[run.sh]
#!/bin/bash
# the make line also repeats each setting of config.mk as NAME=value (left out here)
make -C /OpenROAD-flow-scripts/flow DESIGN_CONFIG=/design/flow/config.mk WORK_HOME=/design/flow/orfs CLKGATE_MAP_FILE= finish
[config.mk]
export PLATFORM = sky130hd
export DESIGN_NAME = bfp_comp
export DESIGN_NICKNAME = bfp_comp
export VERILOG_FILES = /design/flow/design.v
export SDC_FILE = /design/flow/constraint.sdc
export NUM_CORES = 4
export LEC_CHECK = 0
export CAP_MARGIN = 20
export CORE_MARGIN = 2
export CORE_UTILIZATION = 66
export SLEW_MARGIN = 20
[constraint.sdc]
create_clock -name core_clock -period 3.99 [get_ports {clk}]
set_input_delay 0.7980 -clock core_clock [delete_from_list [all_inputs] [get_ports {clk}]]
set_output_delay 0.7980 -clock core_clock [all_outputs]
set_load 0.01 [all_outputs]
[design.v]
`timescale 1 ns / 1 ps
`default_nettype none
package bfp_pkg;
  function automatic logic [63:0] byte_reverse(input logic [63:0] din);
    for (int i = 0; i < 8; i++) begin
      byte_reverse[63-8*i-:8] = din[8*i+7-:8];
    end
  endfunction
endpackage
`timescale 1 ns / 1 ps
`default_nettype none
module fifo_srl #(
    parameter int ADDR_WIDTH = 4,
    parameter int DATA_WIDTH = 8
) (
    input logic clk,
    input logic rst,
    input logic  [DATA_WIDTH-1:0] din,
    input logic wr_en,
    output logic full,
    output logic [DATA_WIDTH-1:0] dout,
    output logic empty,
    input logic                   rd_en
);
  localparam int Depth = 2 ** ADDR_WIDTH;
  logic [DATA_WIDTH-1:0] srl   [Depth];
  logic [ADDR_WIDTH-1:0] addr;
  logic                  valid;
  assign full = &addr;
  always_ff @(posedge clk) begin
    if (wr_en && !full) begin
      srl[0] <= din;
      for (int i = 1; i < 16; i++) begin
        srl[i] <= srl[i-1];
      end
    end
  end
  assign dout = srl[addr];
  always_ff @(posedge clk) begin
    if (rst) begin
      addr <= '0;
    end else if (wr_en && ~rd_en && ~&addr && valid) begin
      addr <= addr + 1;
    end else if (rd_en && (&addr || (~wr_en && |addr))) begin
      addr <= addr - 1;
    end
  end
  always_ff @(posedge clk) begin
    if (rst) begin
      valid <= 1'b0;
    end else if (addr == '0 && wr_en) begin
      valid <= 1'b1;
    end else if (addr == '0 && ~wr_en && rd_en) begin
      valid <= 1'b0;
    end
  end
  assign empty = ~valid;
endmodule
`default_nettype wire
`timescale 1 ns / 1 ps
`default_nettype none
module bfp_comp_exp (
    input logic clk,
    input logic rst,
    input logic  [63:0] din_data,
    input logic din_valid,
    input logic din_sync,
    input logic din_last,
    output logic [63:0] dout_data,
    output logic [ 2:0] dout_state,
    output logic dout_valid,
    output logic dout_sync,
    output logic dout_last,
    input logic  [ 3:0] ud_iq_width
);
  function automatic logic [15:0] get_max2(input logic [15:0] din0, input logic [15:0] din1);
    logic [15:0] d0;
    logic [15:0] d1;
    d0 = din0[15] ? ~din0 : din0;
    d1 = din1[15] ? ~din1 : din1;
    get_max2 = d0 > d1 ? d0 : d1;
  endfunction
  function automatic logic [15:0] get_max4(input logic [15:0] din0, input logic [15:0] din1,
                                           input logic [15:0] din2, input logic [15:0] din3);
    logic [15:0] d0;
    logic [15:0] d1;
    d0 = get_max2(din0, din1);
    d1 = get_max2(din2, din3);
    get_max4 = d0 > d1 ? d0 : d1;
  endfunction
  function automatic logic [3:0] get_msb(input logic [15:0] din);
    get_msb = 0;
    for (int i = 1; i < 16; i++) begin
      if (din[i] ^ din[i-1]) get_msb = i;
    end
  endfunction
  function automatic logic [3:0] get_shift(input logic [3:0] msb, input logic [3:0] width);
    get_shift = width == 0 ? 0 : 15 - msb;
    get_shift = get_shift < 16 - width ? get_shift : 16 - width;
  endfunction
  function automatic logic [3:0] get_exp(input logic [3:0] msb, input logic [3:0] width);
    logic [4:0] temp;
    if (width == '0) begin
      temp = '0;
    end else begin
      temp = {1'b0, msb} - width + 1;
    end
    get_exp = temp[4] ? 0 : temp[3:0];
  endfunction
  function automatic logic [15:0] get_mask(input logic [3:0] w);
    logic [15:0] mask;
    case (w)
      0: mask = 16'h0000;
      1: mask = 16'h7FFF;
      2: mask = 16'h3FFF;
      3: mask = 16'h1FFF;
      4: mask = 16'h0FFF;
      5: mask = 16'h07FF;
      6: mask = 16'h03FF;
      7: mask = 16'h01FF;
      8: mask = 16'h00FF;
      9: mask = 16'h007F;
      10: mask = 16'h003F;
      11: mask = 16'h001F;
      12: mask = 16'h000F;
      13: mask = 16'h0007;
      14: mask = 16'h0003;
      default: mask = 16'h0001;
    endcase
    get_mask = mask;
  endfunction
  logic [15:0] data0  [4];
  logic [ 2:0] state0;
  generate
    for (genvar i = 0; i < 4; i++) begin : g_data0
      assign data0[i] = din_data[63-i*16-:16];
    end
  endgenerate
  always_ff @(posedge clk) begin
    if (rst || (din_valid && din_last)) begin
      state0 <= '0;
    end else if (din_valid) begin
      state0 <= state0 == 5 ? 0 : state0 + 1;
    end
  end
  logic [15:0] max1;
  logic [ 2:0] state1;
  logic        valid1;
  logic        last1;
  always_ff @(posedge clk) begin
    max1 <= get_max4(data0[0], data0[1], data0[2], data0[3]);
  end
  always_ff @(posedge clk) begin
    state1 <= state0;
    valid1 <= din_valid;
    last1  <= din_last;
  end
  logic [15:0] max2;
  logic [ 2:0] state2;
  logic [ 3:0] shift2;
  logic [ 3:0] exp2;
  logic        valid2;
  logic        last2;
  always_ff @(posedge clk) begin
    if (valid1) begin
      if (state1 == 0) begin
        max2 <= max1;
      end else begin
        max2 <= get_max2(max1, max2);
      end
    end
  end
  assign shift2 = get_shift(get_msb(max2), ud_iq_width);
  assign exp2   = get_exp(get_msb(max2), ud_iq_width);
  always_ff @(posedge clk) begin
    state2 <= state1;
    valid2 <= valid1;
    last2  <= last1;
  end
  logic [64:0] fifo3;
  logic [15:0] mask3;
  logic [15:0] data3  [4];
  logic [ 3:0] shift3;
  logic [ 3:0] exp3;
  logic [ 2:0] state3;
  logic        empty3;
  logic        valid3;
  logic        sync3;
  logic        last3;
  always_ff @(posedge clk) begin
    mask3 <= get_mask(ud_iq_width) >> 1;
  end
  generate
    for (genvar i = 0; i < 4; i++) begin : g_data3
      assign data3[i] = fifo3[63-i*16-:16];
    end
  endgenerate
  always_ff @(posedge clk) begin
    if (rst || (valid3 && last3)) begin
      state3 <= '0;
    end else if (~empty3 || valid3) begin
      state3 <= state3 == 5 ? 0 : state3 + 1;
    end
  end
  assign valid3 = ~empty3 || state3 > 0;
  always_ff @(posedge clk) begin
    if (rst) begin
      sync3 <= 1'b0;
    end else if (valid3 && last3) begin
      sync3 <= 1'b0;
    end else if (valid3) begin
      sync3 <= 1'b1;
    end
  end
  assign last3 = fifo3[64];
  logic [15:0] mask4;
  logic [15:0] data4  [4];
  logic [ 3:0] exp4;
  logic [ 2:0] state4;
  logic        valid4;
  logic        sync4;
  logic        last4;
  always_ff @(posedge clk) begin
    mask4 <= ~get_mask(ud_iq_width);
  end
  generate
    for (genvar i = 0; i < 4; i++) begin : g_data4
      always_ff @(posedge clk) begin
        data4[i] <= (data3[i] << shift3) | mask3;
      end
    end
  endgenerate
  always_ff @(posedge clk) begin
    exp4   <= exp3;
    state4 <= state3;
    valid4 <= valid3;
    sync4  <= sync3;
    last4  <= last3;
  end
  logic [63:0] data5_or;
  logic [63:0] data5_shift[4];
  logic [15:0] data5      [4];
  logic [ 6:0] shift5     [4];
  logic [ 3:0] exp5;
  logic [ 2:0] state5;
  logic        valid5;
  logic        sync5;
  logic        last5;
  generate
    for (genvar i = 0; i < 4; i++) begin : g_data5
      always_ff @(posedge clk) begin
        if (data4[i] == 16'h7FFF) begin
          data5[i] <= data4[i] & mask4;
        end else begin
          data5[i] <= (data4[i] + 1) & mask4;
        end
      end
      always_comb begin
        data5_shift[i] = {data5[i], 48'b0} >> shift5[i];
      end
    end
  endgenerate
  always_comb begin
    if (state5 == 0) begin
      data5_or = {4'b0, exp5, 56'b0};
    end else begin
      data5_or = 64'b0;
    end
    for (int i = 0; i < 4; i++) begin
      data5_or = data5_or | data5_shift[i];
    end
  end
  generate
    for (genvar i = 0; i < 4; i++) begin : g_shift5
      always_ff @(posedge clk) begin
        if (state4 == 0) begin
          shift5[i] <= i * ud_iq_width + 8;
        end else begin
          shift5[i] <= i * ud_iq_width;
        end
      end
    end
  endgenerate
  always_ff @(posedge clk) begin
    exp5   <= exp4;
    state5 <= state4;
    valid5 <= valid4;
    sync5  <= sync4;
    last5  <= last4;
  end
  always_ff @(posedge clk) begin
    dout_data  <= data5_or;
    dout_state <= state5;
    dout_sync  <= sync5;
    dout_valid <= valid5;
    dout_last  <= last5;
  end
  logic [7:0] exp_fifo_din;
  logic       exp_fifo_wr;
  logic [7:0] exp_fifo_dout;
  logic       exp_fifo_rd;
  assign exp_fifo_din = {shift2, exp2};
  assign exp_fifo_wr  = valid2 && (state2 == 5 || last2);
  assign exp_fifo_rd  = (state3 == 0);
  assign {shift3, exp3} = exp_fifo_dout;
  fifo_srl #(
      .DATA_WIDTH(8)
  ) i_exp_fifo (
      .clk  (clk),
      .rst  (rst),
      .din  (exp_fifo_din),
      .wr_en(exp_fifo_wr),
      .full (   ),
      .dout (exp_fifo_dout),
      .empty(empty3),
      .rd_en(exp_fifo_rd)
  );
  fifo_srl #(
      .DATA_WIDTH(65)
  ) i_data_fifo (
      .clk  (clk),
      .rst  (rst),
      .din  ({din_last, din_data}),
      .wr_en(din_valid),
      .full (   ),
      .dout (fifo3),
      .empty(   ),
      .rd_en(valid3)
  );
endmodule
`default_nettype wire
`timescale 1 ns / 1 ps
`default_nettype none
module bfp_comp_gearbox (
    input logic clk,
    input logic rst,
    input logic  [63:0] din_data,
    input logic  [ 2:0] din_state,
    input logic din_valid,
    input logic din_sync,
    input logic din_last,
    output logic [63:0] m_axis_tdata,
    output logic [ 7:0] m_axis_tkeep,
    output logic m_axis_tvalid,
    output logic m_axis_tlast,
    input logic [3:0] ud_iq_width
);
  logic [63:0] data_shift;
  logic [63:0] data_shift_f;
  logic [63:0] tdata;
  logic [63:0] tdata_f;
  logic [ 4:0] cnt;
  logic [ 4:0] cnt_next;
  logic [ 5:0] shift;
  logic        last_extend;
  assign {data_shift, data_shift_f} = {din_data, 64'b0} >> shift;
  always_ff @(posedge clk) begin
    if (rst) begin
      cnt <= '0;
    end else if (din_valid && din_last && cnt_next > 16) begin
      cnt <= cnt_next;
    end else if (din_valid && din_last) begin
      cnt <= '0;
    end else if (din_valid) begin
      cnt <= cnt_next;
    end else if (last_extend) begin
      cnt <= '0;
    end
  end
  always_comb begin
    if (din_state == 0) begin
      cnt_next = (cnt & 5'h0F) + 2 + ud_iq_width;
    end else begin
      cnt_next = (cnt & 5'h0F) + ud_iq_width;
    end
  end
  assign shift = {cnt[3:0], 2'b0};
  always_ff @(posedge clk) begin
    last_extend <= din_valid && din_last && (cnt_next > 16);
  end
  always_ff @(posedge clk) begin
    if (last_extend) begin
        tdata <= tdata_f | data_shift;
    end else if (din_valid) begin
      if (~din_sync) begin
        tdata <= data_shift;
      end else if (cnt[4]) begin
        tdata <= tdata_f | data_shift;
      end else begin
        tdata <= tdata | data_shift;
      end
    end
  end
  always_ff @(posedge clk) begin
    if (din_valid) begin
      tdata_f <= data_shift_f;
    end
  end
  assign m_axis_tdata  = bfp_pkg::byte_reverse(tdata);
  always_ff @(posedge clk) begin
    if (din_valid && din_last) begin
      m_axis_tvalid <= 1'b1;
    end else if (last_extend) begin
      m_axis_tvalid <= 1'b1;
    end else if (din_valid && cnt_next >= 16) begin
      m_axis_tvalid <= 1'b1;
    end else begin
      m_axis_tvalid <= 1'b0;
    end
  end
  always_ff @(posedge clk) begin
    if (din_valid && din_last && cnt_next <= 16) begin
      m_axis_tlast <= 1'b1;
    end else if (last_extend) begin
      m_axis_tlast <= 1'b1;
    end else if (din_valid) begin
      m_axis_tlast <= 1'b0;
    end
  end
  always_ff @(posedge clk) begin
    if (din_valid && din_last && cnt_next < 16) begin
      m_axis_tkeep <= 8'hFF >> (8 - shift / 8);
    end else if (last_extend) begin
      m_axis_tkeep <= 8'hFF >> (8 - shift / 8);
    end else if (din_valid) begin
      m_axis_tkeep <= 8'hFF;
    end
  end
endmodule
`default_nettype wire
`timescale 1 ns / 1 ps
`default_nettype none
module bfp_comp (
    input logic clk,
    input logic rst,
    input logic  [63:0] s_axis_tdata,
    input logic  [ 7:0] s_axis_tkeep,
    input logic s_axis_tvalid,
    input logic s_axis_tlast,
    input logic  [31:0] s_axis_tuser,
    output logic [63:0] m_axis_tdata,
    output logic [ 7:0] m_axis_tkeep,
    output logic m_axis_tvalid,
    output logic m_axis_tlast,
    output logic [31:0] m_axis_tuser,
    input logic  [ 3:0] ctrl_ud_comp_meth,
    input logic  [ 3:0] ctrl_ud_iq_width
);
  logic [63:0] s_axis_tdata_reversed;
  logic [63:0] data0;
  logic        valid0;
  logic        last0;
  logic [31:0] user0;
  logic        sync0;
  logic [ 3:0] ud_iq_width;
  logic [63:0] d0_data;
  logic [ 2:0] d0_state;
  logic        d0_valid;
  logic        d0_sync;
  logic        d0_last;
  logic [31:0] fifo_din;
  logic        fifo_wr;
  logic [31:0] fifo_dout;
  logic        fifo_rd;
  assign s_axis_tdata_reversed = bfp_pkg::byte_reverse(s_axis_tdata);
  always_ff @(posedge clk) begin
    data0  <= s_axis_tdata_reversed;
    valid0 <= s_axis_tvalid;
    last0  <= s_axis_tlast;
    user0  <= s_axis_tuser;
  end
  always_ff @(posedge clk) begin
    if (rst || (valid0 && last0)) begin
      sync0 <= 1'b0;
    end else if (valid0) begin
      sync0 <= 1'b1;
    end
  end
  assign fifo_din = user0;
  assign fifo_wr  = valid0 && ~sync0;
  assign fifo_rd  = d0_valid & ~d0_sync;
  always_ff @(posedge clk) begin
    if (fifo_rd) begin
      m_axis_tuser <= fifo_dout;
    end
  end
  always_ff @(posedge clk) begin
    if (ctrl_ud_comp_meth == 1) begin
      ud_iq_width <= ctrl_ud_iq_width;
    end else begin
      ud_iq_width <= '0;
    end
  end
  bfp_comp_exp i_exp (
      .clk        (clk),
      .rst        (rst),
      .din_data   (data0),
      .din_valid  (valid0),
      .din_sync   (sync0),
      .din_last   (last0),
      .dout_data  (d0_data),
      .dout_state (d0_state),
      .dout_valid (d0_valid),
      .dout_sync  (d0_sync),
      .dout_last  (d0_last),
      .ud_iq_width(ud_iq_width)
  );
  bfp_comp_gearbox i_gearbox (
      .clk          (clk),
      .rst          (rst),
      .din_data     (d0_data),
      .din_state    (d0_state),
      .din_valid    (d0_valid),
      .din_sync     (d0_sync),
      .din_last     (d0_last),
      .m_axis_tdata (m_axis_tdata),
      .m_axis_tkeep (m_axis_tkeep),
      .m_axis_tvalid(m_axis_tvalid),
      .m_axis_tlast (m_axis_tlast),
      .ud_iq_width  (ud_iq_width)
  );
  fifo_srl #(
      .DATA_WIDTH(32)
  ) i_user_fifo (
      .clk  (clk),
      .rst  (rst),
      .din  (fifo_din),
      .wr_en(fifo_wr),
      .full (   ),
      .dout (fifo_dout),
      .empty(   ),
      .rd_en(fifo_rd)
  );
endmodule
`default_nettype wire
==> results.py, run 1 <==
# Metrics from the implementation run
metrics = {
    "timing": {
        "slew_viol_final": 0,
        "rsz0062_at_grt": "yes",
        "setup_viol": 15,
        "worstMarginPinSlew_ns": 1.17,
        "fmax_mhz": 232,
        "hold_ws_ns": 0.280,
        "setup_ws_ns": -0.326,
        "skew_ns": 0.0777,
        "relSlewSlack": 0.213,
        "period_used_share": 1.08,
        "fin_crit_ns": 4.32,
        "finalSetupTns_ns": -4.67,
        "hold_violations": 0,
    },
    "synth": {
        "ys_area_um2": 93700,
        "top_cells_by_area": "edfxtp_1 60%, dfxtp_1 9.3%, mux2i_1 3.6%",
        "synth.avg_cell_area_um2": 14.3,
        "simple_gate_area_frac": 0.0646,
        "yosysWarningCount": 15,
        "fp_nets": 6787,
        "netlist.top_cell.by_area": "edfxtp_1",
        "synthArstFlopShare": 0,
        "mux_share": 0.0560,
        "synthTopLogicFamily": "AND-OR/OR-AND gates",
        "yosysSeqAreaShare": 0.689,
        "synth_dominant_cell_count": "edfxtp_1",
        "ys_sh_adder": 0.0164,
        "synth.distinct_cells": 103,
        "syn_inst": 6553,
        "syn_area_um2": 93700,
        "top_area_frac": 0.596,
        "ys_sh_aoi": 0.134,
        "yosysCellCount": 6553,
        "top_cells_by_count": "1,859 x edfxtp_1, 440 x nand2_1, 435 x dfxtp_1",
        "ff_type": "edfxtp_1",
        "synth-xor-area-share": 0.0114,
        "edf_count": 1859,
        "ys_ff": 2294,
    },
    "floorplan": {
        "die_area_um2": 145000,
        "num_io_pins": 222,
        "die_w_um": 381,
        "rows": 138,
        "fp.dieH_um": 381,
        "fp.coreArea_um2": 141000,
        "initial_core_util": 0.663,
    },
    "setup_path": {
        "path_max_fanout": 8,
        "rr_startpoint": "data0[47]$_DFF_P_",
        "critPathKind": "flop to flop",
        "end_kind": "flop",
        "path_cells": "buf_12 -> xnor2_2 -> ha_1 -> nand4_1 -> or2_4 -> nor2_4 -> nand3_2 -> and3b_2 -> a21oi_4 -> buf_6 -> mux2_4 -> inv_2 -> ha_4 -> nor2b_4 -> o21a_1 -> o21a_1 -> o211ai_1 -> a21oi_1 -> a2111oi_2 -> nor2_2 -> buf_12 -> mux2i_2",
        "cpLargestDelayFamily": "AND-OR/OR-AND gates",
        "r2r.worst_path.cells": 22,
        "critPathLaunch": "data0[47]$_DFF_P_",
        "critPathArrivalTime_ns": 5.05,
        "cp_slowest_cell": "dfxtp_4",
        "max_stage_delay_ns": 0.37,
        "crit_end": "i_exp.max1[13]$_DFF_P_",
        "cp_num_cells": 22,
        "worst-path-buf-inv": 4,
        "worstSetupStartpointType": "flop",
        "worstReg2RegEnd": "i_exp.max1[13]$_DFF_P_",
        "worst-endpoint-required_ns": 4.73,
        "regToRegSetupSlack_ns": -0.33,
    },
    "power": {
        "p_clk_frac": 0.300,
        "p_total_w": 0.0703,
        "clock_power_w": 0.0211,
        "combPwrFrac": 0.257,
        "power_switching_w": 0.0223,
        "p_per_area_nw_per_um2": 647,
        "switching_share": 0.317,
        "pg_seq_w": 0.0312,
        "p_comb_w": 0.0181,
        "ir_drop_uv": 493,
        "power.group.top": "registers",
        "cellLeakagePower_nw": 39.1,
        "p_seq_frac": 0.444,
        "p_int_w": 0.0480,
    },
    "cts": {
        "cts_buffer_depth": 3,
        "clk_latency_ns": 0.85,
        "hold_buffers": 0,
        "cts_sinks": 2294,
        "cts-root-buf": "clkbuf_16",
        "htreeDepth": 4,
        "cts.reportedPaths.clkPinSlew_ns": 0.06,
        "cts_tree": "done",
        "numCtsBuffers": 213,
    },
    "job": {
        "drv_cap": 0,
        "warnings": 80,
    },
    "cells_and_area": {
        "register_area_um2": 64600,
        "area_growth_pct": 16.1,
        "comb_area_um2": 27100,
        "nNetsFinal": 7315,
        "fill_cells": 8335,
    },
    "routing": {
        "drc": 0,
        "first_iter_violations": 10085,
        "avgViaCountPerCell": 6.90,
        "ant_nets": 0,
        "wirelength_met1_um": 102000,
        "num_vias": 63180,
        "routed_wirelength_um": 277000,
        "wl_per_cell_um": 30.3,
        "dr_wl_met2_um": 126000,
        "highest_layer": "met5",
        "wl_met3_um": 29500,
        "firstDrtPassIters": 8,
    },
    "place": {
        "hpwl_um": 186000,
        "place_congestion": 0.973,
        "numPortBuffers": 213,
    },
    "worst_hold_path": {
        "hold_end": "i_exp.last2$_DFF_P_",
        "hold_depth": 0,
        "hold_class": "flop to flop",
        "holdCritStartpoint": "i_exp.last1$_DFF_P_",
    },
    "grt": {
        "grt_pass1_vias": 61512,
        "grt_max_degree": 122,
        "grt_pass1_wl_um": 404000,
        "grt.total_usage": 0.375,
        "grt_overflow": 0,
        "antenna_found_initial": 7,
    },
    "status": {
        "so_faults": "setup timing",
        "status": "finished with violations",
    },
}
[area by class of cell]
cell class,count,area share
inverter,159,0.00549
tap,1890,0.0217
timing repair buffer,737,0.0626
antenna,2,0.0000460
clock buffer,269,0.0533
clock inverter,133,0.0144
sequential,2294,0.594
multi-input combinational,3676,0.249
[per-layer routing]
layer	global-route usage	up-vias
met1	0.513	31127
met5	0	-
li1	-	26798
met4	0.225	2
met3	0.0644	773
met2	0.571	4480
[repair_timing]
action                     CTS  global route
setup endpoints to repair   15            15
pin swaps                   26            25
cloned                       2             0
resized                     66            31
buffers inserted            18            11
[per-stage QoR]
stage | setup slack [ns] | utilization | cell area [um2] | std cells
floorplan | -14.20 | - | 93700 | 6553
global placement | -0.457 | 0.712 | 101000 | 8725
detailed placement | -0.551 | 0.712 | 101000 | 8725
CTS | -0.363 | 0.768 | 109000 | 9147
global route | -0.521 | 0.770 | 109000 | 9159
finish | -0.326 | 0.770 | 109000 | 9160
==> run 2, diff against run 1 <==
Settings changed: ABC_AREA set to 0, CORE_UTILIZATION 66 to 69, MAX_ROUTING_LAYER set to met4, PLACE_DENSITY set to 0.6, TNS_END_PERCENT set to 5.
Clock period 3.99 ns to 8.64 ns, I/O delays scaled along.
==> results.py, run 2 <==
# Metrics from the implementation run
metrics = {
    "timing": {
        "fmax_mhz": 176,
        "relSlewSlack": 0.181,
        "period_used_share": 0.659,
        "hold_violations": 0,
        "finalSetupTns_ns": 0,
        "skew_ns": 0.0708,
        "fin_crit_ns": 5.69,
        "setup_viol": 0,
        "slew_viol_final": 0,
        "rsz0062_at_grt": "no",
        "worstMarginPinSlew_ns": 1.22,
        "hold_ws_ns": 0.329,
    },
    "cts": {
        "cts-root-buf": "clkbuf_16",
        "cts_tree": "done",
        "cts.reportedPaths.clkPinSlew_ns": 0.06,
        "cts_setup_buffers": 0,
        "cts_sinks": 2294,
        "htreeDepth": 4,
        "clk_latency_ns": 0.85,
        "ctsResizeCount": 0,
        "cts_buffer_depth": 3,
        "hold_buffers": 0,
        "numCtsBuffers": 212,
    },
    "synth": {
        "ys_area_um2": 93700,
        "fp_nets": 6787,
        "top_area_frac": 0.596,
        "synthTopLogicFamily": "AND-OR/OR-AND gates",
        "yosysCellCount": 6553,
        "syn_area_um2": 93700,
        "ys_sh_adder": 0.0164,
        "ff_type": "edfxtp_1",
        "synth_dominant_cell_count": "edfxtp_1",
        "synth-xor-area-share": 0.0114,
        "mux_share": 0.0560,
        "yosysSeqAreaShare": 0.689,
        "syn_inst": 6553,
        "ys_ff": 2294,
        "simple_gate_area_frac": 0.0646,
        "netlist.top_cell.by_area": "edfxtp_1",
        "edf_count": 1859,
        "top_cells_by_area": "edfxtp_1 60%, dfxtp_1 9.3%, mux2i_1 3.6%",
        "synth.avg_cell_area_um2": 14.3,
        "yosysWarningCount": 15,
        "top_cells_by_count": "1,859 x edfxtp_1, 440 x nand2_1, 435 x dfxtp_1",
        "synth.distinct_cells": 103,
        "synthArstFlopShare": 0,
        "ys_sh_aoi": 0.134,
    },
    "cells_and_area": {
        "stdcell_count": 8654,
        "fill_cells": 7805,
        "area_growth_pct": 11.4,
        "comb_area_um2": 26600,
        "nNetsFinal": 6921,
        "register_area_um2": 64600,
    },
    "floorplan": {
        "initial_core_util": 0.693,
        "fp.coreArea_um2": 135000,
        "die_w_um": 372,
        "die_area_um2": 139000,
        "rows": 135,
        "fp.dieH_um": 372,
        "num_io_pins": 222,
    },
    "grt": {
        "grt.total_usage": 0.390,
        "grt_max_degree": 222,
        "grt_overflow": 0,
        "grt_pass1_vias": 58150,
        "grt_pass1_wl_um": 384000,
        "antenna_found_initial": 2,
    },
    "power": {
        "cellLeakagePower_nw": 36.8,
        "combPwrFrac": 0.238,
        "p_seq_frac": 0.459,
        "p_per_area_nw_per_um2": 301,
        "pg_seq_w": 0.0144,
        "power_switching_w": 0.00998,
        "switching_share": 0.318,
        "ir_drop_uv": 224,
        "clock_power_w": 0.00952,
        "p_clk_frac": 0.303,
        "p_int_w": 0.0214,
        "p_comb_w": 0.00746,
        "power.group.top": "registers",
    },
    "worst_hold_path": {
        "holdCritStartpoint": "i_exp.valid4$_DFF_P_",
        "hold_class": "flop to flop",
        "hold_depth": 0,
        "hold_end": "i_exp.valid5$_DFF_P_",
    },
    "setup_path": {
        "r2r.worst_path.cells": 20,
        "cp_num_cells": 20,
        "cp_slowest_cell": "dfxtp_1",
        "crit_top_cell": "a21o_1",
        "regToRegSetupSlack_ns": 2.95,
        "cpLargestDelayFamily": "AND-OR/OR-AND gates",
        "path_cells": "xor2_1 -> ha_1 -> nand4_1 -> or2_2 -> nor2_1 -> nand3_1 -> and3b_1 -> a21oi_4 -> mux2i_1 -> inv_1 -> ha_1 -> a21o_1 -> a21o_1 -> a21o_1 -> a21oi_1 -> o211ai_1 -> a2111oi_0 -> nor2_1 -> buf_4 -> mux2i_1",
        "rr_startpoint": "data0[63]$_DFF_P_",
        "worstSetupStartpointType": "flop",
        "critPathLaunch": "data0[63]$_DFF_P_",
        "worst-path-buf-inv": 2,
        "critPathKind": "flop to flop",
        "critPathArrivalTime_ns": 6.41,
        "crit_end": "i_exp.max1[10]$_DFF_P_",
        "worst-endpoint-required_ns": 9.36,
        "end_kind": "flop",
        "worstReg2RegEnd": "i_exp.max1[10]$_DFF_P_",
        "path_max_fanout": 17,
        "max_stage_delay_ns": 0.92,
    },
    "place": {
        "place_congestion": 1.00,
        "dp.cells": 8253,
        "hpwl_um": 170000,
        "numPortBuffers": 213,
    },
    "routing": {
        "routed_wirelength_um": 264000,
        "drc": 0,
        "first_iter_violations": 9212,
        "wl_per_cell_um": 30.5,
        "ant_nets": 0,
        "avgViaCountPerCell": 7.03,
        "num_vias": 60877,
        "firstDrtPassIters": 9,
    },
    "status": {
        "status": "finished clean",
    },
    "job": {
        "warnings": 81,
        "drv_cap": 0,
    },
}
-- run 2: metal layers --
metal,global-route usage,wire (um),up-vias
met5,-,0,-
met1,0.512,96400,29901
li1,-,-,26018
met4,0.238,18900,0
met2,0.571,120000,4194
met3,0.0718,28700,764
-- run 2: layout make-up --
type / instances / area share
Timing Repair Buffer: 344 / 0.0313
Clock inverter: 123 / 0.0129
Inverter: 159 / 0.00572
Clock buffer: 274 / 0.0556
Sequential cell: 2294 / 0.618
Antenna cell: 3 / 0.0000719
Multi-Input combinational cell: 3676 / 0.255
Tap cell: 1781 / 0.0213
-- run 2: stage by stage --
stage                     utilization  total power (W)  setup WS, ns  instance area (um2)
after floorplan                     -           0.0191         -9.55                93700
after CTS                       0.772           0.0312          2.95               104000
after detailed placement        0.719           0.0218          3.03                97200
after global placement          0.719           0.0217          3.01                97200
after global routing            0.773           0.0324          2.40               104000
final                           0.773           0.0314          2.95               104000
==> run 3, diff against run 2 <==
Settings changed: ABC_AREA 0 to 1, CAP_MARGIN 20 to 40, CELL_PAD_IN_SITES_GLOBAL_PLACEMENT set to 3, CORE_ASPECT_RATIO set to 1.12, CORE_MARGIN 2 to 9, CORE_UTILIZATION 69 to 22, CTS_CLUSTER_DIAMETER set to 155, GPL_TIMING_DRIVEN set to 0, HOLD_SLACK_MARGIN set to 0.3, PLACE_DENSITY 0.6 to not set, SETUP_SLACK_MARGIN set to -0.55, SLEW_MARGIN 20 to 15, TNS_END_PERCENT 5 to not set.
Clock period 8.64 ns to 8.138 ns, I/O delays scaled along.
==> results.py, run 3 <==
# Metrics from the implementation run
metrics = {
    "worst_hold_path": {
        "hold_end": "i_exp.dout_state[1]$_DFF_P_",
        "holdCritStartpoint": "i_exp.state5[1]$_DFF_P_",
        "hold_depth": 0,
        "hold_class": "flop to flop",
    },
    "setup_path": {
        "r2r.worst_path.cells": 26,
        "worstReg2RegEnd": "i_exp.max1[10]$_DFF_P_",
        "cp_num_cells": 26,
        "critPathArrivalTime_ns": 7.24,
        "rr_startpoint": "data0[31]$_DFF_P_",
        "cp_slowest_cell": "clkbuf_1",
        "critPathLaunch": "data0[31]$_DFF_P_",
        "max_stage_delay_ns": 0.65,
        "crit_end": "i_exp.max1[10]$_DFF_P_",
        "worst-path-buf-inv": 6,
        "critPathKind": "flop to flop",
        "end_kind": "flop",
        "worst-endpoint-required_ns": 8.95,
        "path_max_fanout": 10,
        "regToRegSetupSlack_ns": 1.71,
        "worstSetupStartpointType": "flop",
        "cpLargestDelayFamily": "buffers and inverters",
    },
    "synth": {
        "yosysCellCount": 8232,
        "synthArstFlopShare": 0,
        "ys_area_um2": 93200,
        "synthTopLogicFamily": "simple AND/OR/NAND/NOR gates",
        "edf_count": 1859,
        "simple_gate_area_frac": 0.169,
        "fp_nets": 8466,
        "syn_inst": 8232,
        "synth_dominant_cell_count": "nand2_1",
        "top_cells_by_area": "edfxtp_1 60%, nand2_1 9.4%, dfxtp_1 9.3%",
        "synth.avg_cell_area_um2": 11.3,
        "synth.distinct_cells": 71,
        "mux_share": 0.00269,
        "syn_area_um2": 93200,
        "top_cells_by_count": "2,343 x nand2_1, 1,859 x edfxtp_1, 589 x nand3_1",
        "netlist.top_cell.by_area": "edfxtp_1",
        "ys_sh_adder": 0.0162,
        "synth-xor-area-share": 0.00865,
        "ff_type": "edfxtp_1",
        "ys_sh_aoi": 0.0775,
        "top_area_frac": 0.599,
        "yosysSeqAreaShare": 0.692,
        "ys_ff": 2294,
        "yosysWarningCount": 15,
    },
    "power": {
        "cellLeakagePower_nw": 41.7,
        "p_comb_w": 0.0149,
        "power.group.top": "registers",
        "p_seq_frac": 0.360,
        "combPwrFrac": 0.350,
        "p_int_w": 0.0257,
        "p_clk_frac": 0.289,
        "power_switching_w": 0.0169,
        "p_per_area_nw_per_um2": 374,
        "ir_drop_uv": 374,
        "p_total_w": 0.0427,
        "switching_share": 0.397,
        "clock_power_w": 0.0123,
        "pg_seq_w": 0.0154,
    },
    "timing": {
        "setup_viol": 0,
        "skew_ns": 0.0783,
        "relSlewSlack": 0.324,
        "hold_violations": 0,
        "rsz0062_at_grt": "no",
        "setup_ws_ns": 1.71,
        "fmax_mhz": 155,
        "period_used_share": 0.790,
        "finalSetupTns_ns": 0,
        "slew_viol_final": 0,
        "fin_crit_ns": 6.43,
        "worstMarginPinSlew_ns": 0.988,
    },
    "grt": {
        "antenna_found_initial": 14,
        "grt_pass1_vias": 66321,
        "grt_max_degree": 52,
        "grt_pass1_wl_um": 530000,
        "grt_overflow": 0,
        "grt.total_usage": 0.169,
    },
    "status": {
        "status": "finished clean",
    },
    "cts": {
        "cts.reportedPaths.clkPinSlew_ns": 0.06,
        "htreeDepth": 5,
        "cts_buffer_depth": 4,
        "clk_latency_ns": 0.91,
        "cts_tree": "done",
        "cts-root-buf": "clkbuf_16",
        "hold_buffers": 0,
        "cts_setup_buffers": 0,
        "numCtsBuffers": 279,
        "cts_sinks": 2294,
        "ctsResizeCount": 0,
    },
    "floorplan": {
        "num_io_pins": 222,
        "fp.coreArea_um2": 421000,
        "initial_core_util": 0.221,
        "fp.dieH_um": 707,
        "rows": 252,
        "die_w_um": 633,
        "die_area_um2": 447000,
    },
    "cells_and_area": {
        "area_growth_pct": 22.5,
        "stdcell_count": 14727,
        "final_util": 0.271,
        "nNetsFinal": 9148,
    },
    "routing": {
        "avgViaCountPerCell": 4.49,
        "wl_per_cell_um": 25.9,
        "firstDrtPassIters": 6,
        "routed_wirelength_um": 382000,
        "drc": 0,
        "ant_nets": 0,
        "first_iter_violations": 6103,
        "num_vias": 66128,
    },
    "job": {
        "warnings": 62,
        "drv_cap": 0,
    },
    "place": {
        "dp.cells": 14217,
        "numPortBuffers": 212,
        "dp_slack_ns": 1.63,
        "hpwl_um": 288000,
        "place_congestion": 0.875,
    },
}
run 3: layout make-up:
| class | count | area, um2 |
|---|---|---|
| Multi-Input combinational cell | 5120 | 25600 |
| Buffer | 379 | 1600 |
| Inverter | 439 | 1660 |
| Fill cell | 44259 | 307000 |
| Antenna cell | 9 | 22.5 |
| Timing Repair Buffer | 401 | 4740 |
| Sequential cell | 2294 | 64500 |
| Clock buffer | 370 | 7600 |
| Tap cell | 5588 | 6990 |
| Clock inverter | 127 | 1330 |
run 3: through the flow:
step	hold WS, ns	cell area, um2
2_1_floorplan	0.310	93300
3_3_place_gp	0.313	102000
3_5_place_dp	0.314	105000
4_1_cts	0.319	114000
5_1_grt	0.323	114000
6_report	0.322	114000
run 3: metal layers:
| layer | global-route usage | routed length (um) | up-vias |
|---|---|---|---|
| li1 | - | - | 30608 |
| met1 | 0.211 | 164000 | 33218 |
| met2 | 0.291 | 191000 | 1872 |
| met3 | 0.0173 | 15300 | 430 |
| met4 | 0.0466 | 11700 | 0 |
| met5 | - | 0 | - |
==> run 4, diff against run 3 <==
Settings changed: ABC_AREA 1 to not set, CAP_MARGIN 40 to 15, CELL_PAD_IN_SITES_GLOBAL_PLACEMENT 3 to not set, CORE_ASPECT_RATIO 1.12 to not set, CORE_MARGIN 9 to 2, CORE_UTILIZATION 22 to 72, CTS_CLUSTER_DIAMETER 155 to not set, GPL_TIMING_DRIVEN 0 to not set, HOLD_SLACK_MARGIN 0.3 to not set, MAX_ROUTING_LAYER met4 to not set, SETUP_SLACK_MARGIN -0.55 to not set, SLEW_MARGIN 15 to 20.
Clock period 8.138 ns to 3.81 ns, I/O delays scaled along.
==> results.py, run 4 <==
# Metrics from the implementation run
metrics = {
    "floorplan": {
        "initial_core_util": 0.724,
        "num_io_pins": 222,
        "die_w_um": 365,
        "fp.coreArea_um2": 129000,
        "die_area_um2": 133000,
        "fp.dieH_um": 365,
        "rows": 132,
    },
    "routing": {
        "drc": 0,
        "wl_per_cell_um": 33.5,
        "firstDrtPassIters": 9,
        "routed_wirelength_um": 302000,
        "ant_nets": 0,
        "avgViaCountPerCell": 7.39,
        "num_vias": 66642,
        "first_iter_violations": 12608,
    },
    "setup_path": {
        "cpLargestDelayFamily": "AND-OR/OR-AND gates",
        "critPathKind": "flop to flop",
        "path_max_fanout": 8,
        "critPathArrivalTime_ns": 5.12,
        "worstSetupStartpointType": "flop",
        "crit_end": "i_exp.max1[8]$_DFF_P_",
        "regToRegSetupSlack_ns": -0.58,
        "rr_startpoint": "data0[63]$_DFF_P_",
        "worst-path-buf-inv": 3,
        "worstReg2RegEnd": "i_exp.max1[8]$_DFF_P_",
        "end_kind": "flop",
        "critPathLaunch": "data0[63]$_DFF_P_",
        "path_cells": "buf_12 -> xor2_2 -> ha_1 -> nand4_1 -> or2_4 -> nor2_4 -> nand3_2 -> and3b_2 -> a21oi_4 -> mux2i_2 -> inv_1 -> ha_4 -> a21o_1 -> a21o_1 -> a21o_1 -> a21oi_2 -> o211ai_1 -> a2111oi_4 -> nor2_4 -> buf_12 -> mux2i_2",
        "cp_slowest_cell": "a2111oi_4",
        "r2r.worst_path.cells": 21,
        "cp_num_cells": 21,
        "max_stage_delay_ns": 0.37,
        "worst-endpoint-required_ns": 4.54,
        "crit_top_cell": "a21o_1",
    },
    "power": {
        "clock_power_w": 0.0222,
        "pg_seq_w": 0.0328,
        "p_int_w": 0.0504,
        "power.group.top": "registers",
        "p_per_area_nw_per_um2": 690,
        "cellLeakagePower_nw": 39.0,
        "switching_share": 0.327,
        "p_comb_w": 0.0199,
        "p_clk_frac": 0.297,
        "p_seq_frac": 0.438,
        "combPwrFrac": 0.265,
        "power_switching_w": 0.0245,
        "ir_drop_uv": 672,
    },
    "worst_hold_path": {
        "holdCritStartpoint": "s_axis_tuser[2]",
        "hold_class": "input pin to flop",
        "hold_end": "user0[2]$_DFF_P_",
        "hold_depth": 1,
    },
    "timing": {
        "fin_crit_ns": 4.39,
        "slew_viol_final": 0,
        "relSlewSlack": 0.289,
        "setup_ws_ns": -0.583,
        "period_used_share": 1.15,
        "fmax_mhz": 228,
        "setup_viol": 20,
        "worstMarginPinSlew_ns": 1.07,
        "hold_violations": 0,
        "rsz0062_at_grt": "yes",
        "finalSetupTns_ns": -8.47,
        "skew_ns": 0.0827,
    },
    "synth": {
        "top_area_frac": 0.596,
        "synth.distinct_cells": 103,
        "top_cells_by_count": "1,859 x edfxtp_1, 440 x nand2_1, 435 x dfxtp_1",
        "syn_area_um2": 93700,
        "netlist.top_cell.by_area": "edfxtp_1",
        "ys_ff": 2294,
        "synth.avg_cell_area_um2": 14.3,
        "ys_sh_aoi": 0.134,
        "mux_share": 0.0560,
        "synth_dominant_cell_count": "edfxtp_1",
        "syn_inst": 6553,
        "simple_gate_area_frac": 0.0646,
        "edf_count": 1859,
        "synthArstFlopShare": 0,
        "yosysCellCount": 6553,
        "ff_type": "edfxtp_1",
        "fp_nets": 6787,
        "synth-xor-area-share": 0.0114,
        "top_cells_by_area": "edfxtp_1 60%, dfxtp_1 9.3%, mux2i_1 3.6%",
        "ys_area_um2": 93700,
        "yosysSeqAreaShare": 0.689,
        "yosysWarningCount": 15,
        "synthTopLogicFamily": "AND-OR/OR-AND gates",
        "ys_sh_adder": 0.0164,
    },
    "cts": {
        "numCtsBuffers": 209,
        "hold_buffers": 0,
        "cts-root-buf": "clkbuf_16",
        "clk_latency_ns": 0.89,
        "cts_buffer_depth": 3,
        "cts.reportedPaths.clkPinSlew_ns": 0.07,
        "cts_sinks": 2294,
        "cts_tree": "done",
        "htreeDepth": 4,
    },
    "place": {
        "numPortBuffers": 213,
        "hpwl_um": 188000,
        "place_congestion": 1.01,
    },
    "grt": {
        "grt.total_usage": 0.443,
        "grt_pass1_wl_um": 429000,
        "grt_pass1_vias": 64728,
        "antenna_found_initial": 7,
        "grt_overflow": 0,
        "grt_max_degree": 171,
    },
    "job": {
        "drv_cap": 0,
        "warnings": 81,
    },
    "cells_and_area": {
        "area_growth_pct": 15.9,
        "nNetsFinal": 7313,
        "final_util": 0.839,
    },
    "status": {
        "so_faults": "setup timing",
        "status": "finished with violations",
    },
}
==> run 4: cell type report <==
| class | count | area, um2 |
|---|---|---|
| fill | 5773 | 20800 |
| timing repair buffer | 738 | 6810 |
| inverter | 159 | 597 |
| antenna | 6 | 15.0 |
| sequential | 2294 | 64600 |
| tap | 1742 | 2180 |
| clock buffer | 303 | 6100 |
| clock inverter | 95 | 1170 |
| multi-input combinational | 3677 | 27100 |
==> run 4: per-layer routing <==
metal / vias up / global-route usage / part of all wire
li1: 26798 / - / -
met1: 31808 / 0.558 / 0.32
met2: 6567 / 0.683 / 0.45
met3: 1467 / 0.0939 / 0.13
met4: 2 / 0.334 / 0.097
met5: - / 0 / 0.000036
==> run 4: what timing repair did <==
action / 4_1_cts / 5_1_grt
buffers inserted: 3 / 19
resized: 27 / 68
endpoints found under the setup margin: 15 / 43
gates cloned: 1 / 4
pin swaps: 6 / 25
==> run 4: stage by stage <==
stage                     total power (W)  std cells  setup slack, ns  hold slack, ns  area, um2
after floorplan                    0.0434       6553           -14.38           0.310      93700
after global placement             0.0509       8583           -0.651           0.311     100000
after detailed placement           0.0513       8583           -0.684           0.312     100000
after CTS                          0.0735       8985           -0.515           0.274     108000
after global routing               0.0766       9008           -0.722           0.307     109000
final                              0.0749       9014           -0.583           0.313     109000
==> run 5, diff against run 4 <==
Settings changed: ABC_AREA set to 1, CORE_UTILIZATION 72 to 70, CTS_CLUSTER_SIZE set to 35, MAX_ROUTING_LAYER set to met5, PLACE_DENSITY set to 0.6.
Clock period 3.81 ns to 3.47 ns, I/O delays scaled along.
==> results.py, run 5 <==
# Metrics from the implementation run
metrics = {
    "status": {
        "status": "finished with violations",
        "so_faults": "setup timing",
    },
    "power": {
        "p_total_w": 0.0930,
        "ir_drop_uv": 1040,
        "pg_seq_w": 0.0362,
        "power_switching_w": 0.0353,
        "p_seq_frac": 0.390,
        "cellLeakagePower_nw": 41.5,
        "p_int_w": 0.0577,
        "switching_share": 0.380,
        "p_per_area_nw_per_um2": 856,
        "clock_power_w": 0.0246,
        "power.group.top": "registers",
        "combPwrFrac": 0.346,
        "p_clk_frac": 0.264,
        "p_comb_w": 0.0322,
    },
    "synth": {
        "top_cells_by_count": "2,343 x nand2_1, 1,859 x edfxtp_1, 589 x nand3_1",
        "ff_type": "edfxtp_1",
        "mux_share": 0.00269,
        "simple_gate_area_frac": 0.169,
        "synth.avg_cell_area_um2": 11.3,
        "top_area_frac": 0.599,
        "ys_ff": 2294,
        "syn_area_um2": 93200,
        "ys_sh_adder": 0.0162,
        "ys_sh_aoi": 0.0775,
        "yosysCellCount": 8232,
        "edf_count": 1859,
        "netlist.top_cell.by_area": "edfxtp_1",
        "ys_area_um2": 93200,
        "synth-xor-area-share": 0.00865,
        "syn_inst": 8232,
        "yosysWarningCount": 15,
        "synth_dominant_cell_count": "nand2_1",
        "yosysSeqAreaShare": 0.692,
        "fp_nets": 8466,
        "synthTopLogicFamily": "simple AND/OR/NAND/NOR gates",
        "synthArstFlopShare": 0,
        "top_cells_by_area": "edfxtp_1 60%, nand2_1 9.4%, dfxtp_1 9.3%",
        "synth.distinct_cells": 71,
    },
    "cts": {
        "numCtsBuffers": 210,
        "cts.reportedPaths.clkPinSlew_ns": 0.07,
        "htreeDepth": 4,
        "cts_tree": "done",
        "cts-root-buf": "clkbuf_16",
        "cts_buffer_depth": 3,
        "cts_sinks": 2294,
        "hold_buffers": 0,
        "clk_latency_ns": 0.89,
    },
    "timing": {
        "slew_viol_final": 0,
        "worstMarginPinSlew_ns": 1.04,
        "relSlewSlack": 0.306,
        "fmax_mhz": 254,
        "rsz0062_at_grt": "yes",
        "skew_ns": 0.0802,
        "setup_viol": 15,
        "hold_violations": 0,
        "period_used_share": 1.14,
        "fin_crit_ns": 3.94,
        "hold_ws_ns": 0.250,
        "setup_ws_ns": -0.469,
    },
    "setup_path": {
        "worst-endpoint-required_ns": 4.22,
        "worst-path-buf-inv": 7,
        "critPathLaunch": "data0[63]$_DFF_P_",
        "cpLargestDelayFamily": "simple AND/OR/NAND/NOR gates",
        "cp_slowest_cell": "dfxtp_4",
        "max_stage_delay_ns": 0.36,
        "r2r.worst_path.cells": 27,
        "worstReg2RegEnd": "i_exp.max1[14]$_DFF_P_",
        "cp_num_cells": 27,
        "rr_startpoint": "data0[63]$_DFF_P_",
        "critPathArrivalTime_ns": 4.69,
        "regToRegSetupSlack_ns": -0.47,
        "crit_end": "i_exp.max1[14]$_DFF_P_",
        "worstSetupStartpointType": "flop",
        "critPathKind": "flop to flop",
        "path_max_fanout": 7,
        "end_kind": "flop",
        "crit_top_cell": "nand2_1",
    },
    "job": {
        "warnings": 69,
        "drv_cap": 0,
    },
    "routing": {
        "first_iter_violations": 12496,
        "avgViaCountPerCell": 6.69,
        "num_vias": 71631,
        "ant_nets": 0,
        "drc": 0,
        "routed_wirelength_um": 293000,
        "wl_per_cell_um": 27.4,
        "firstDrtPassIters": 10,
    },
    "cells_and_area": {
        "stdcell_count": 10704,
        "area_growth_pct": 16.6,
        "fill_cells": 6490,
        "nNetsFinal": 8980,
    },
    "worst_hold_path": {
        "hold_end": "user0[27]$_DFF_P_",
        "holdCritStartpoint": "s_axis_tuser[27]",
        "hold_depth": 1,
        "hold_class": "input pin to flop",
    },
    "grt": {
        "top_usage_layer": "met2",
        "grt_use_met2": 0.664,
        "grt_overflow": 0,
        "antenna_found_initial": 17,
        "grt_max_degree": 101,
        "met1_usage": 0.571,
        "grt.total_usage": 0.425,
        "grt_pass1_vias": 69517,
        "met3_usage": 0.112,
        "grt_pass1_wl_um": 430000,
    },
    "place": {
        "numPortBuffers": 213,
        "dp.cells": 10266,
        "dp_slack_ns": -0.643,
        "place_congestion": 0.995,
        "hpwl_um": 185000,
    },
    "floorplan": {
        "fp.coreArea_um2": 132000,
        "die_w_um": 369,
        "num_io_pins": 222,
        "die_area_um2": 136000,
        "fp.dieH_um": 369,
        "rows": 133,
        "initial_core_util": 0.707,
    },
}
-- run 5: layer usage --
layer | vias up | part of all wire
met3 | 1092 | 0.15
met1 | 33849 | 0.35
met4 | 6 | 0.047
li1 | 30185 | -
met5 | - | 0.00015
met2 | 6499 | 0.46
-- run 5: timing repair --
action | 4_1_cts | 5_1_grt
resized | 52 | 87
buffers inserted | 7 | 16
pin swaps | 25 | 49
setup endpoints to repair | 18 | 75
gates cloned | 2 | 0
endpoints found under the hold margin | 0 | 0
-- run 5: layout make-up --
type | count | area (um2) | share of cell area
Tap cell | 1755 | 2200 | 0.0202
Inverter | 439 | 1660 | 0.0153
Clock buffer | 269 | 5810 | 0.0534
Multi-Input combinational cell | 5120 | 26300 | 0.242
Clock inverter | 133 | 1500 | 0.0138
Sequential cell | 2294 | 64600 | 0.594
Timing Repair Buffer | 681 | 6610 | 0.0608
Antenna cell | 13 | 32.5 | 0.000299
-- run 5: through the flow --
| step | utilization | cell area [um2] | setup TNS [ns] |
|---|---|---|---|
| after floorplan | - | 93300 | - |
| after global placement | 0.762 | 100000 | -8.71 |
| after CTS | 0.820 | 108000 | -7.29 |
| after detailed placement | 0.762 | 100000 | -9.31 |
| final | 0.825 | 109000 | -6.89 |
| after global routing | 0.825 | 109000 | -9.87 |
==> run 6, diff against run 5 <==
Settings changed: ABC_AREA 1 to 0, CAP_MARGIN 15 to 20, CORE_MARGIN 2 to 5, CORE_UTILIZATION 70 to 65, CTS_CLUSTER_SIZE 35 to not set, TNS_END_PERCENT set to 5.
Clock period 3.47 ns to 8.64 ns, I/O delays scaled along.
==> results.py, run 6 <==
# Metrics from the implementation run
metrics = {
    "status": {
        "status": "finished clean",
    },
    "power": {
        "ir_drop_uv": 267,
        "power.group.top": "registers",
        "pg_seq_w": 0.0144,
        "p_clk_frac": 0.315,
        "p_comb_w": 0.00748,
        "clock_power_w": 0.0100,
        "switching_share": 0.315,
        "p_int_w": 0.0219,
        "combPwrFrac": 0.234,
        "cellLeakagePower_nw": 37.0,
        "p_total_w": 0.0319,
        "p_seq_frac": 0.451,
        "power_switching_w": 0.0100,
        "p_per_area_nw_per_um2": 304,
    },
    "routing": {
        "drc": 0,
        "avgViaCountPerCell": 6.87,
        "ant_nets": 0,
        "num_vias": 60366,
        "first_iter_violations": 7970,
        "firstDrtPassIters": 8,
        "wl_per_cell_um": 30.1,
        "routed_wirelength_um": 264000,
    },
    "setup_path": {
        "cp_num_cells": 20,
        "worst-endpoint-required_ns": 9.36,
        "critPathLaunch": "data0[63]$_DFF_P_",
        "end_kind": "flop",
        "worstReg2RegEnd": "i_exp.max1[6]$_DFF_P_",
        "cp_slowest_cell": "dfxtp_1",
        "r2r.worst_path.cells": 20,
        "worstSetupStartpointType": "flop",
        "cpLargestDelayFamily": "AND-OR/OR-AND gates",
        "crit_end": "i_exp.max1[6]$_DFF_P_",
        "critPathKind": "flop to flop",
        "path_max_fanout": 17,
        "path_cells": "xor2_1 -> ha_1 -> nand3_1 -> or2_2 -> nor2_1 -> nand3_1 -> and3b_1 -> a21oi_4 -> mux2i_1 -> inv_1 -> ha_1 -> a21o_1 -> a21o_1 -> a21o_1 -> a21oi_1 -> o211ai_1 -> a2111oi_0 -> nor2_1 -> buf_4 -> mux2i_1",
        "rr_startpoint": "data0[63]$_DFF_P_",
        "worst-path-buf-inv": 2,
        "regToRegSetupSlack_ns": 2.82,
        "critPathArrivalTime_ns": 6.54,
        "max_stage_delay_ns": 0.96,
        "crit_top_cell": "a21o_1",
    },
    "timing": {
        "worstMarginPinSlew_ns": 1.22,
        "fmax_mhz": 172,
        "finalSetupTns_ns": 0,
        "skew_ns": 0.0554,
        "fin_crit_ns": 5.82,
        "rsz0062_at_grt": "no",
        "hold_violations": 0,
        "setup_ws_ns": 2.82,
        "setup_viol": 0,
        "period_used_share": 0.673,
        "slew_viol_final": 0,
        "relSlewSlack": 0.184,
    },
    "place": {
        "place_area_um2": 97300,
        "dp_slack_ns": 2.90,
        "hpwl_um": 174000,
        "place_congestion": 1.01,
        "numPortBuffers": 213,
    },
    "cells_and_area": {
        "register_area_um2": 64600,
        "final_util": 0.732,
        "fill_cells": 9199,
        "fin_area_um2": 105000,
        "comb_area_um2": 26600,
        "area_growth_pct": 12.1,
        "nNetsFinal": 6926,
    },
    "synth": {
        "edf_count": 1859,
        "ys_sh_adder": 0.0164,
        "synth-xor-area-share": 0.0114,
        "ff_type": "edfxtp_1",
        "syn_inst": 6553,
        "synth_dominant_cell_count": "edfxtp_1",
        "syn_area_um2": 93700,
        "ys_sh_aoi": 0.134,
        "synthArstFlopShare": 0,
        "netlist.top_cell.by_area": "edfxtp_1",
        "synth.distinct_cells": 103,
        "yosysSeqAreaShare": 0.689,
        "simple_gate_area_frac": 0.0646,
        "yosysWarningCount": 15,
        "mux_share": 0.0560,
        "top_cells_by_count": "1,859 x edfxtp_1, 440 x nand2_1, 435 x dfxtp_1",
        "ys_ff": 2294,
        "fp_nets": 6787,
        "synthTopLogicFamily": "AND-OR/OR-AND gates",
        "yosysCellCount": 6553,
        "synth.avg_cell_area_um2": 14.3,
        "top_area_frac": 0.596,
        "ys_area_um2": 93700,
        "top_cells_by_area": "edfxtp_1 60%, dfxtp_1 9.3%, mux2i_1 3.6%",
    },
    "floorplan": {
        "rows": 139,
        "die_area_um2": 152000,
        "fp.dieH_um": 390,
        "die_w_um": 390,
        "fp.coreArea_um2": 143000,
        "initial_core_util": 0.653,
        "num_io_pins": 222,
    },
    "cts": {
        "numCtsBuffers": 216,
        "cts_setup_buffers": 0,
        "cts.reportedPaths.clkPinSlew_ns": 0.06,
        "cts-root-buf": "clkbuf_16",
        "ctsResizeCount": 0,
        "htreeDepth": 4,
        "cts_tree": "done",
        "hold_buffers": 0,
        "cts_buffer_depth": 3,
        "clk_latency_ns": 0.85,
        "cts_sinks": 2294,
    },
    "worst_hold_path": {
        "hold_class": "flop to flop",
        "holdCritStartpoint": "i_exp.exp4[1]$_DFF_P_",
        "hold_depth": 0,
        "hold_end": "i_exp.exp5[1]$_DFF_P_",
    },
    "grt": {
        "grt_max_degree": 203,
        "antenna_found_initial": 2,
        "grt.total_usage": 0.341,
        "grt_overflow": 0,
        "grt_pass1_vias": 58325,
        "grt_pass1_wl_um": 385000,
    },
    "job": {
        "warnings": 78,
        "drv_cap": 0,
    },
}
## run 6: per-stage QoR
stage               cells  hold WS (ns)
global placement     8376         0.312
global route         8784         0.333
finish               8786         0.326
CTS                  8783         0.326
detailed placement   8376         0.312
floorplan            6553         0.310
## run 6: routing by layer
metal  share of wire  GRT usage  wire (um)  vias to the layer above
li1                -          -          -                    26023
met1            0.38      0.466      99200                    29832
met2            0.45      0.521     120000                     3864
met3            0.10     0.0616      26700                      647
met4           0.069      0.195      18100                        0
met5               0          0          0                        -
## run 6: layout make-up
class,instances,share of cell area
tap,1903,0.0227
antenna,2,0.0000477
clock buffer,280,0.0574
inverter,159,0.00568
sequential,2294,0.615
timing repair buffer,345,0.0307
multi-input combinational,3676,0.253
clock inverter,127,0.0153
==> run 7, diff against run 6 <==
Settings changed: ABC_AREA 0 to not set, CORE_MARGIN 5 to 2, CORE_UTILIZATION 65 to 72, CTS_CLUSTER_DIAMETER set to 117, MAX_ROUTING_LAYER met5 to not set, PLACE_DENSITY 0.6 to not set, TNS_END_PERCENT 5 to not set.
Clock period 8.64 ns to 2.94 ns, I/O delays scaled along.
==> results.py, run 7 <==
# Flow results
metrics = {
    "grt": {
        "grt.total_usage": 0.838,
        "grt_overflow": 849,
    },
    "floorplan": {
        "fp.dieH_um": 365,
        "die_w_um": 365,
        "initial_core_util": 0.724,
        "fp.coreArea_um2": 129000,
        "num_io_pins": 222,
        "die_area_um2": 133000,
        "rows": 132,
    },
    "status": {
        "lastStage": "global routing (5_1_grt)",
        "status": "did not finish",
        "error_line": "[ERROR GRT-0232] Routing congestion too high. Check the congestion heatmap in the GUI.",
    },
    "synth": {
        "simple_gate_area_frac": 0.0646,
        "yosysWarningCount": 15,
        "ys_ff": 2294,
        "ys_area_um2": 93700,
        "synth_dominant_cell_count": "edfxtp_1",
        "synth.avg_cell_area_um2": 14.3,
        "top_area_frac": 0.596,
        "yosysCellCount": 6553,
        "ys_sh_aoi": 0.134,
        "ys_sh_adder": 0.0164,
        "synth.distinct_cells": 103,
        "yosysSeqAreaShare": 0.689,
        "fp_nets": 6787,
        "edf_count": 1859,
        "synth-xor-area-share": 0.0114,
        "top_cells_by_count": "1,859 x edfxtp_1, 440 x nand2_1, 435 x dfxtp_1",
        "synthArstFlopShare": 0,
        "netlist.top_cell.by_area": "edfxtp_1",
        "syn_area_um2": 93700,
        "ff_type": "edfxtp_1",
        "syn_inst": 6553,
        "synthTopLogicFamily": "AND-OR/OR-AND gates",
        "top_cells_by_area": "edfxtp_1 60%, dfxtp_1 9.3%, mux2i_1 3.6%",
        "mux_share": 0.0560,
    },
    "cts": {
        "htreeDepth": 4,
        "hold_buffers": 0,
        "cts-root-buf": "clkbuf_16",
        "numCtsBuffers": 210,
        "cts_buffer_depth": 3,
        "cts_sinks": 2294,
    },
    "place": {
        "place_congestion": 1.04,
        "numPortBuffers": 213,
        "place_area_um2": 104000,
        "hpwl_um": 202000,
        "dp_slack_ns": -1.57,
    },
}
run 7: per-layer routing:
layer | GRT usage | overflow
met1 | 0.828 | 15
met2 | 0.961 | 474
met3 | 0.730 | 10
met4 | 0.858 | 347
met5 | 0.443 | 3
run 7: stage by stage:
step	util	cells
after detailed placement	0.807	9005
after floorplan	-	6553
after global placement	0.807	9005
after CTS	0.899	9558
run 7: timing repair:
item	in CTS
endpoints found under the hold margin	0
setup endpoints to repair	103
cloned	9
gates resized	647
pin swaps	260
setup buffers	162
==> run 8, diff against run 7 <==
Settings changed: CAP_MARGIN 20 to 40, CELL_PAD_IN_SITES_GLOBAL_PLACEMENT set to 3, CORE_ASPECT_RATIO set to 0.65, CORE_MARGIN 2 to 9, CORE_UTILIZATION 72 to 40, CTS_CLUSTER_DIAMETER 117 to not set, GPL_TIMING_DRIVEN set to 0, MAX_ROUTING_LAYER set to met4, SETUP_SLACK_MARGIN set to -0.55, SLEW_MARGIN 20 to 15.
Clock period 2.94 ns to 8.138 ns, I/O delays scaled along.
==> results.py, run 8 <==
# Metrics from the implementation run
metrics = {
    "place": {
        "dp_slack_ns": 1.54,
        "place_area_um2": 103000,
        "place_congestion": 0.983,
        "numPortBuffers": 212,
        "hpwl_um": 289000,
    },
    "synth": {
        "netlist.top_cell.by_area": "edfxtp_1",
        "synth.distinct_cells": 103,
        "synthArstFlopShare": 0,
        "synthTopLogicFamily": "AND-OR/OR-AND gates",
        "simple_gate_area_frac": 0.0646,
        "synth-xor-area-share": 0.0114,
        "ff_type": "edfxtp_1",
        "yosysWarningCount": 15,
        "yosysCellCount": 6553,
        "syn_inst": 6553,
        "top_cells_by_count": "1,859 x edfxtp_1, 440 x nand2_1, 435 x dfxtp_1",
        "syn_area_um2": 93700,
        "edf_count": 1859,
        "mux_share": 0.0560,
        "fp_nets": 6787,
        "synth_dominant_cell_count": "edfxtp_1",
        "ys_ff": 2294,
        "ys_area_um2": 93700,
        "synth.avg_cell_area_um2": 14.3,
        "top_cells_by_area": "edfxtp_1 60%, dfxtp_1 9.3%, mux2i_1 3.6%",
        "ys_sh_adder": 0.0164,
        "yosysSeqAreaShare": 0.689,
        "top_area_frac": 0.596,
        "ys_sh_aoi": 0.134,
    },
    "setup_path": {
        "regToRegSetupSlack_ns": 1.44,
        "r2r.worst_path.cells": 21,
        "rr_startpoint": "data0[31]$_DFF_P_",
        "crit_end": "i_exp.max1[9]$_DFF_P_",
        "path_cells": "buf_2 -> buf_1 -> xor2_1 -> ha_1 -> nand3_1 -> or2_2 -> o221ai_1 -> a21oi_1 -> a31oi_2 -> buf_4 -> mux2i_1 -> ha_1 -> a21o_1 -> a21o_1 -> a21o_1 -> a21oi_1 -> o211ai_1 -> a2111oi_0 -> nor2_1 -> clkbuf_1 -> mux2i_1",
        "worstReg2RegEnd": "i_exp.max1[9]$_DFF_P_",
        "cp_num_cells": 21,
        "max_stage_delay_ns": 0.65,
        "critPathArrivalTime_ns": 7.41,
        "worst-endpoint-required_ns": 8.85,
        "cpLargestDelayFamily": "AND-OR/OR-AND gates",
        "worstSetupStartpointType": "flop",
        "critPathLaunch": "data0[31]$_DFF_P_",
        "worst-path-buf-inv": 4,
        "end_kind": "flop",
        "crit_top_cell": "a21o_1",
        "critPathKind": "flop to flop",
        "path_max_fanout": 10,
        "cp_slowest_cell": "dfxtp_1",
    },
    "power": {
        "p_seq_frac": 0.422,
        "cellLeakagePower_nw": 39.2,
        "p_comb_w": 0.0101,
        "power.group.top": "registers",
        "p_int_w": 0.0236,
        "pg_seq_w": 0.0152,
        "ir_drop_uv": 213,
        "p_per_area_nw_per_um2": 327,
        "power_switching_w": 0.0125,
        "clock_power_w": 0.0108,
        "p_clk_frac": 0.299,
        "combPwrFrac": 0.279,
        "switching_share": 0.347,
    },
    "cts": {
        "cts.reportedPaths.clkPinSlew_ns": 0.07,
        "ctsResizeCount": 0,
        "cts_setup_buffers": 0,
        "htreeDepth": 4,
        "cts_tree": "done",
        "cts_buffer_depth": 4,
        "cts-root-buf": "clkbuf_16",
        "hold_buffers": 0,
        "clk_latency_ns": 0.90,
        "cts_sinks": 2294,
        "numCtsBuffers": 225,
    },
    "routing": {
        "wl_per_cell_um": 36.5,
        "ant_nets": 0,
        "num_vias": 65968,
        "drc": 0,
        "avgViaCountPerCell": 6.28,
        "routed_wirelength_um": 384000,
        "first_iter_violations": 11161,
        "firstDrtPassIters": 9,
    },
    "timing": {
        "skew_ns": 0.0924,
        "finalSetupTns_ns": 0,
        "setup_ws_ns": 1.44,
        "hold_violations": 0,
        "setup_viol": 0,
        "period_used_share": 0.823,
        "fmax_mhz": 149,
        "slew_viol_final": 0,
        "worstMarginPinSlew_ns": 1.12,
        "relSlewSlack": 0.254,
        "fin_crit_ns": 6.70,
        "rsz0062_at_grt": "no",
        "hold_ws_ns": 0.325,
    },
    "worst_hold_path": {
        "holdCritStartpoint": "i_exp.valid5$_DFF_P_",
        "hold_end": "i_exp.dout_valid$_DFF_P_",
        "hold_depth": 0,
        "hold_class": "flop to flop",
    },
    "floorplan": {
        "fp.coreArea_um2": 232000,
        "num_io_pins": 222,
        "die_w_um": 618,
        "die_area_um2": 252000,
        "initial_core_util": 0.404,
        "rows": 142,
        "fp.dieH_um": 408,
    },
    "status": {
        "status": "finished clean",
    },
    "grt": {
        "grt_max_degree": 53,
        "grt.total_usage": 0.301,
        "grt_pass1_vias": 61643,
        "grt_pass1_wl_um": 519000,
        "antenna_found_initial": 52,
        "grt_overflow": 0,
    },
    "job": {
        "warnings": 64,
        "drv_cap": 0,
    },
    "cells_and_area": {
        "fill_cells": 20338,
        "register_area_um2": 64500,
        "fin_area_um2": 111000,
        "comb_area_um2": 26500,
        "nNetsFinal": 7443,
        "area_growth_pct": 18.0,
    },
}
-- run 8: per-stage QoR --
| stage | power [W] | utilization | instances |
|---|---|---|---|
| 2_1_floorplan | 0.0203 | - | 6553 |
| 3_3_place_gp | 0.0251 | 0.430 | 9861 |
| 3_5_place_dp | 0.0250 | 0.444 | 10059 |
| 4_1_cts | 0.0358 | 0.476 | 10466 |
| 5_1_grt | 0.0372 | 0.477 | 10493 |
| 6_report | 0.0361 | 0.477 | 10503 |
-- run 8: cell type report --
cell class / instances / share of cell area
Multi-Input combinational cell: 3676 / 0.240
Tap cell: 3096 / 0.0350
Clock inverter: 84 / 0.00896
Inverter: 159 / 0.00542
Buffer: 424 / 0.0193
Clock buffer: 323 / 0.0583
Antenna cell: 18 / 0.000407
Sequential cell: 2294 / 0.584
Timing Repair Buffer: 429 / 0.0486
-- run 8: metal layers --
| layer | vias to the layer above | GRT usage | routed length, um |
|---|---|---|---|
| met1 | 34116 | 0.472 | 181000 |
| met5 | - | - | 0 |
| met4 | 0 | 0.0434 | 5510 |
| met3 | 380 | 0.142 | 61500 |
| li1 | 27155 | - | - |
| met2 | 4317 | 0.343 | 135000 |
Power figures rest on the tool's default switching activity, not on a simulated workload.
